oak:
## kmer_hash_top
module kmer_hash_top(
    input  logic        clk_out,
    input  logic        reset,         
    input  logic        in_valid,
    input  logic [7:0]  in_char,
    output logic        in_ready,
    output logic        out_valid,
    output logic [63:0] out_hash,
    output logic [5:0]  out_ldz,
    output logic [31:0] out_sum
);
clock: 7.22 ns
lec_check: 0
cap_margin: 35
cell_pad_in_sites_detail_placement: 2
cell_pad_in_sites_global_placement: 3
core_aspect_ratio: 0.94
core_margin: 5
core_utilization: 52
gpl_routability_driven: 1
max_routing_layer: met5
slew_margin: 20
tns_end_percent: 80
run.sh (not shown) runs the stock make flow with config.mk's settings and CLKGATE_MAP_FILE=.
oak: it failed during 5_1_grt, and the tool reported GRT-0232.
For pine, these inputs were changed with respect to oak:
- removing CELL_PAD_IN_SITES_GLOBAL_PLACEMENT (formerly 3)
- changing CAP_MARGIN from 35 to 20
- removing CELL_PAD_IN_SITES_DETAIL_PLACEMENT (formerly 2)
- changing CORE_MARGIN from 5 to 2
- removing MAX_ROUTING_LAYER (formerly met5)
- removing TNS_END_PERCENT (formerly 80)
- changing CORE_UTILIZATION from 52 to 20
- removing GPL_ROUTABILITY_DRIVEN (formerly 1)
- removing CORE_ASPECT_RATIO (formerly 0.94)
- changing the clock period (ns, I/O delays scaled along) from 7.22 to 7.24
## What came out
Compared with oak, in pine post-synthesis share of cell area spent on and, or, nand and nor gates barely changed, horizontal die dimension climbed 54%, buffer count from post-CTS setup fixing dropped 3, setup slack after placement climbed 0.31 ns. Every stage of the flow completed for pine, and the final layout passed the timing, DRC and antenna checks. Delta (pine minus oak): CTS buffer count went down 5, count of instantiated cells in the yosys netlist held, buffer levels on the longest clock path went up 1, post-cts sizing count went down 5, area of placed instances went up 4.7%.
The inputs of birch differ from those of pine as listed below.
- changing CORE_UTILIZATION from 20 to 72
- setting ABC_AREA to 1 for the first time
- setting PLACE_DENSITY to 0.35 for the first time
- changing the clock period (ns, I/O delays scaled along) from 7.24 to 3.13
--- outcome ---
Relative to pine, placed wire-length estimate increased by about 16% in birch. Adder and majority gate portion of the synthesized area delta for birch relative to pine: 0.46 points higher. birch: it failed with a tool error in 5_1_grt, so there are no final results. Area of placed instances (birch / pine): 1.08. Taking pine as the reference, in birch number of cells in Yosys stat higher, die outline width has decreased. [birch] number of cell rows fell 137 relative to pine. birch vs pine on synthesized instance count: birch is the higher one. Relative to pine, total die area has gone down in birch. Relative to pine, the area of the mapped netlist measured on birch has decreased slightly. Post-synthesis cell type count down 38% in birch wrt pine.
Inputs modified between birch and maple:
- removing ABC_AREA (formerly 1)
- removing PLACE_DENSITY (formerly 0.35)
- setting SETUP_SLACK_MARGIN to 0.36 for the first time
- changing CORE_UTILIZATION from 72 to 40
- changing the clock period (ns, I/O delays scaled along) from 3.13 to 7.24
Notes after the runs:
maple ended with every stage complete and zero timing, DRC or antenna violations.
Comparing birch and maple, the higher area fraction in and, or, nand and nor cells after synthesis was measured on maple.
Cmp birch and maple / share of synthesized area spent on multiplexers / higher: maple
Adder-cell share of the synthesized area: maple < birch
Chip area line of the yosys report went up slightly going from birch to maple.
Compared with birch, maple shows a higher worst setup timing slack at the placement stage.
Post-synthesis xor/xnor area fraction (lower): maple
In the metrics for birch and maple, the one carrying the higher weighted congestion at the end of routability-driven global placement is birch.
Number of cells in Yosys stat sits lower in maple than in birch.
Compared with birch, post-synthesis cell count in maple decreased by a few percent.

## run 1
kmer_hash_top again, from the RTL that the note above started with.
export LEC_CHECK = 0
export CAP_MARGIN = 20
export CELL_PAD_IN_SITES_GLOBAL_PLACEMENT = 2
export CORE_MARGIN = 4
export CORE_UTILIZATION = 26
export CTS_CLUSTER_SIZE = 25
export GPL_TIMING_DRIVEN = 0
export MAX_ROUTING_LAYER = met5
export PLACE_DENSITY_LB_ADDON = 0.3
export SLEW_MARGIN = 20
export TNS_END_PERCENT = 40
create_clock -name core_clock -period 7.66 [get_ports {clk_out}]
Here is what was changed in the inputs of run 2 compared with run 1.
Settings: removing TNS_END_PERCENT (formerly 40); changing CORE_UTILIZATION from 26 to 72; removing CELL_PAD_IN_SITES_GLOBAL_PLACEMENT (formerly 2); removing CTS_CLUSTER_SIZE (formerly 25); changing CORE_MARGIN from 4 to 2; removing MAX_ROUTING_LAYER (formerly met5); removing GPL_TIMING_DRIVEN (formerly 0); changing PLACE_DENSITY_LB_ADDON from 0.3 to 0.2; changing the clock period (ns, I/O delays scaled along) from 7.66 to 6.12.
==> results <==
The layout from run 2, despite a flow that completed every stage, fails the layout checks, with the failing checks listed as setup timing. Max required time of the worst setup path across run 1 and run 2: run 1. Relative to run 1, the power consumption measured on run 2 has increased by more than 10%. [compare] base=run 1 new=run 2: net switching component of the power grew by about 23%, number of clock buffers in the layout now smaller, worst slack on hold paths moved up. The critical path depth number comes out lower for run 1 vs run 2. Per the comparison of run 2 with run 1, overall via count from detail_route went up 14%, design internal power went up 23%. The routed wire length of run 2 was superior to that of run 1.
For run 3, these inputs were changed with respect to run 2:
Settings: CTS_CLUSTER_DIAMETER: unset -> 28; CAP_MARGIN: 20 -> 40; SETUP_SLACK_MARGIN: unset -> 1.76.
==> results <==
- Run 2 finished all stages; layout check result: FAIL, due to setup timing.
- The flow for run 3 finished, though final verification flagged capacitance limit, slew limit, setup timing.
- Looking at number of max-cap violations, run 3 sits above run 2.
- Run 2 has a lower share of the clock period used by the worst path than run 3.
- Compared with run 2, run 3 degrades violation tally from detailed-route iteration zero.
- Run 2 -> run 3: number of global-route vias before repair increased by a few percent
- f3.k1[6] as the worst setup path startpoint was reported by run 2, and f3.k4[40] by run 3.
- Run 3 vs run 2 — final worst hold slack dropped 0.065 ns.
--- input diff run 3..run 4 ---
Settings: removing CTS_CLUSTER_DIAMETER (formerly 28); removing SETUP_SLACK_MARGIN (formerly 1.76); removing PLACE_DENSITY_LB_ADDON (formerly 0.2); changing CAP_MARGIN from 40 to 20; setting CTS_CLUSTER_SIZE to 52 for the first time; setting PLACE_DENSITY to 0.78 for the first time.
Findings:
What the final checks of run 4 revealed, after a flow that finished every stage, was a layout that fails on setup timing.
Against run 3, largest clock skew in the final design in run 4 came out better.
Clock-buffer cell count delta for run 4 relative to run 3: about 50% lower
Comparing run 3 and run 4, the higher switching share of power is on run 3.
Run 4 vs run 3 — final routed wire length divided by cell count dropped 23%.
Total design power, run 3 and run 4: higher on run 3
Run 4 vs run 3 — number of filler instances in the final layout climbed by more than a quarter
The routed wire length of run 4 falls short of that of run 3 by 25%.
Final net count delta for run 4 relative to run 3: 1.8% lower
Comparing run 3 and run 4, the higher met3 routed wirelength was measured on run 3.
Delta (run 4 minus run 3): cell area shows a reduction of about 7%; share of cell area taken by flip-flops and latches has increased.
#### Input delta (run 5 over run 4)
Settings: ABC_AREA now 1, previously not set; CTS_CLUSTER_DIAMETER now 399, previously not set; PLACE_DENSITY_LB_ADDON now 0.14, previously not set; PLACE_DENSITY no longer set, was 0.78; CTS_CLUSTER_SIZE now 13, was 52; the clock period (ns, I/O delays scaled along) now 3.12, was 6.12.
### Flow results
Run 5 did not finish; a tool error ended it in global routing.
Summary — post-CTS repair timing setup buffer count, run 5 relative to run 4: higher, by 147.
Compare run 4 and run 5 | sequential element share of the synthesized area lower: run 4
Comparing post-placement setup slack for run 4 and run 5, the smaller number came from run 5.
In run 5, the vertical extent of the die came out 0.53% below the value in run 4.
Relative to run 4, the placement-stage cell area measured on run 5 has increased by more than 10%.
Area after synthesis ended up about 1.1% lower on run 5 than on run 4.
Power and IR drop assume default switching activity.
